==> flow/design.v (excerpt) <==
module Benes_8p (input wire [2:0] mp0, mp1, mp2, mp3, mp4, mp5, mp6, mp7,
    input clk,
    output reg [19:0] state
);
    wire [2:0] nb0, nb1, nb2, nb3, nb4, nb5, nb6, nb7;
    wire [2:0]  mn0, mn1, mn2, mn3, mn4, mn5, mn6, mn7;
    MN_Serials m1(.mp0(mp0),
    .mp1(mp1),
    .mp2(mp2),
    .mp3(mp3),
    .mp4(mp4),
    .mp5(mp5),
    .mp6(mp6),
    .mp7(mp7),
    .mn0(mn0),
    .mn1(mn1),
    .mn2(mn2),
    .mn3(mn3),
    .mn4(mn4),
    .mn5(mn5),
    .mn6(mn6),
    .mn7(mn7)
    );
    NB_Series m2(.mp0(MP_1[0]),
    .mp1(MP_1[1]),
    .mp2(MP_1[2]),
    .mp3(MP_1[3]),
    .mp4(MP_1[4]),
    .mp5(MP_1[5]),
    .mp6(MP_1[6]),
    .mp7(MP_1[7]),
    .mn0(MN_1[0]),
    .mn1(MN_1[1]),
    .mn2(MN_1[2]),
    .mn3(MN_1[3]),
    .mn4(MN_1[4]),
    .mn5(MN_1[5]),
    .mn6(MN_1[6]),
    .mn7(MN_1[7]),
    .nb0(nb0),
    .nb1(nb1),
    .nb2(nb2),
    .nb3(nb3),
    .nb4(nb4),
    .nb5(nb5),
    .nb6(nb6),
    .nb7(nb7)
    );
    wire [2:0] mp [0:7];
    integer i, j, m;
    reg [2:0] MP_1 [0:7];
    reg [2:0] MN_1 [0:7];
    reg [2:0] MP_2 [0:7];
    reg [2:0] NB_2 [0:7];
    reg [3:0] CI_2;
    reg [2:0] MP_3 [0:7];
    reg [2:0] NB_3 [0:7];
    reg [3:0] CI_3;
    wire [2:0] P_NEXT_3_W;
    reg [2:0] P_NEXT_3;
    reg [3:0] COVER_TBL_3;
    assign P_NEXT_3_W = (NB_2[1] == 3'b000) ? 3'b010 : NB_2[1];
    wire [3:0] MASK_3_2, MASK_3;
    wire [1:0] MIN_PORT_3_W; 
    assign MASK_3_2 = 4'b0001;
    decoder2to4 d3(.in(P_NEXT_3_W[2:1]),
    .out(MASK_3)
    );
  ...
Size: roughly 1100 cells after synthesis, about 280 flip-flops, ~45 I/O pins, ~11000 sq um of cells after synthesis.
Settings: LEC_CHECK=0, CAP_MARGIN=20, CORE_ASPECT_RATIO=1.43, CORE_MARGIN=2, CORE_UTILIZATION=72, CTS_CLUSTER_DIAMETER=392, CTS_CLUSTER_SIZE=96, SETUP_SLACK_MARGIN=0.15, SLEW_MARGIN=20, TNS_END_PERCENT=10; clock period 0.727 ns.
run.sh (not shown) runs the stock make flow with config.mk's settings and CLKGATE_MAP_FILE=.
The first run ended with an error in 4_1_cts (DPL-0033).
Rerun with:
Settings changed: CORE_ASPECT_RATIO 1.43 to not set, CORE_UTILIZATION 72 to 17, CTS_CLUSTER_DIAMETER 392 to not set, CTS_CLUSTER_SIZE 96 to not set, SETUP_SLACK_MARGIN 0.15 to not set, TNS_END_PERCENT 10 to not set.
Clock period 0.727 ns to 2.33 ns, I/O delays scaled along.
Effect: This time the run completed with no timing, DRC or antenna violations. Synthesized area is unchanged. Die area rose to 4.1 times its value. Synthesized cell count is unchanged.
Rerun with:
Settings changed: CORE_UTILIZATION 17 to 40, SETUP_SLACK_MARGIN set to -0.13.
Result: The changed run completed without violations; non-clock buffer count went down by 5; first-iteration DRC count is about the same; design area came out lower by 5.9%; global-route usage is higher by 9.5 points; routed wire length shrinks by 9.9%; maximum frequency stays flat; clock power falls by 9.0%; total power fell by 3.8%; utilization rises by 26 points; count of clock-buffer cells in the layout went down by 10; final cell count fell by 26%.
Rerun with:
Settings changed: CORE_UTILIZATION 40 to 60, SETUP_SLACK_MARGIN -0.13 to 0.15.
Clock period 2.33 ns to 0.727 ns, I/O delays scaled along.
The changed run died in 5_1_grt.
Synthesized area is unchanged.
Synthesized cell count stays the same.
Die area decreases by a quarter to a third.


## run 1
Benes_8p again, from the RTL that the note above started with.
clock: 1.89 ns
lec_check: 0
abc_area: 1
cap_margin: 20
core_margin: 2
core_utilization: 71
cts_cluster_diameter: 27
cts_cluster_size: 34
max_routing_layer: met4
place_density_lb_addon: 0.25
setup_slack_margin: 0.48
slew_margin: 20
FAIL run 1 @ global routing (5_1_grt): tool exited with error
The inputs of run 2 differ from those of run 1 as listed below.
Settings: clearing MAX_ROUTING_LAYER, which used to be met4; clearing CTS_CLUSTER_SIZE, which used to be 34; clearing CTS_CLUSTER_DIAMETER, which used to be 27; swapping 0.48 for 0.51 in SETUP_SLACK_MARGIN; clearing PLACE_DENSITY_LB_ADDON, which used to be 0.25; swapping 71 for 66 in CORE_UTILIZATION; clearing ABC_AREA, which used to be 1; swapping 1.89 for 1.84 in the clock period (ns, I/O delays scaled along).
Yosys stat cell total came out lower on run 2 than on run 1. Completing all stages was not enough for run 2: its layout failed the final checks because of negative setup slack. Run 2 ends up with a total setup buffers inserted after CTS that is about 130% higher than in run 1. Of run 2 and run 1, the run reporting the lower area fraction in compound gates after synthesis was run 1.
The inputs of run 3 differ from those of run 2 as listed below.
Settings: changing CORE_UTILIZATION from 66 to 70; changing SETUP_SLACK_MARGIN from 0.51 to 0.38; setting CTS_CLUSTER_SIZE to 33 for the first time; setting HOLD_SLACK_MARGIN to 0.29 for the first time; changing the clock period (ns, I/O delays scaled along) from 1.84 to 1.3.
--- outcome ---
- Of run 3 and run 2, only run 3 fails to reach the end of the flow.
- Nothing crashed in run 2 and all stages finished; the problem is that the final layout failed, the offending checks being negative setup slack.
- Diff run 3..run 2 | area after synthesis | negligible
- [run 3] placed wire-length estimate after detailed placement rose 39% relative to run 2
- Cmp run 3 and run 2 / initial core utilization / lower: run 2
- Run 3: routability-driven placement congestion ratio is about 1.7% higher than what run 2 reported.
- Summary — vertical extent of the die, run 3 relative to run 2: lower, by 2.8%.
- In the flow results for run 3 and run 2, the post-placement cell area is larger on run 3.
- In run 3 the number of placed cells counting well taps turned out 166 higher than in run 2.
- Per the comparison of run 3 with run 2, number of flops mapped to enable cells by yosys held steady; die size shrank by about 5.5%.
- Die width delta for run 3 relative to run 2: about 2.8% lower
What run 4 does differently from run 3 at the input level:
Settings: removing CTS_CLUSTER_SIZE (formerly 33); removing HOLD_SLACK_MARGIN (formerly 0.29); removing SETUP_SLACK_MARGIN (formerly 0.38); setting CTS_CLUSTER_DIAMETER to 315 for the first time; changing CORE_UTILIZATION from 70 to 72; changing the clock period (ns, I/O delays scaled along) from 1.3 to 0.844.
==> comparison <==
Comparing run 3 and run 4, the lower area of the chip is on run 4.
Diff run 3..run 4 | count of buffers inserted at the top-level ports | negligible
Core region area: run 4 lower than run 3
Diff run 3..run 4 | synthesized cell count | unchanged
Run 4 ends up with lower die outline height than run 3 does.
NOTE: pre-CTS worst setup slack in run 4 falls short of that of run 3
[compare] base=run 3 new=run 4: post-synthesis net count roughly the same, cell area after placement higher, post-synthesis adder-cell area fraction roughly the same.
The log for run 4 ends in clock tree synthesis (4_1_cts) with error DPL-0038, so the run never completed.
Diff run 3 and run 4: placed cell count higher in run 4
Power is estimated from default activity; no workload was simulated.
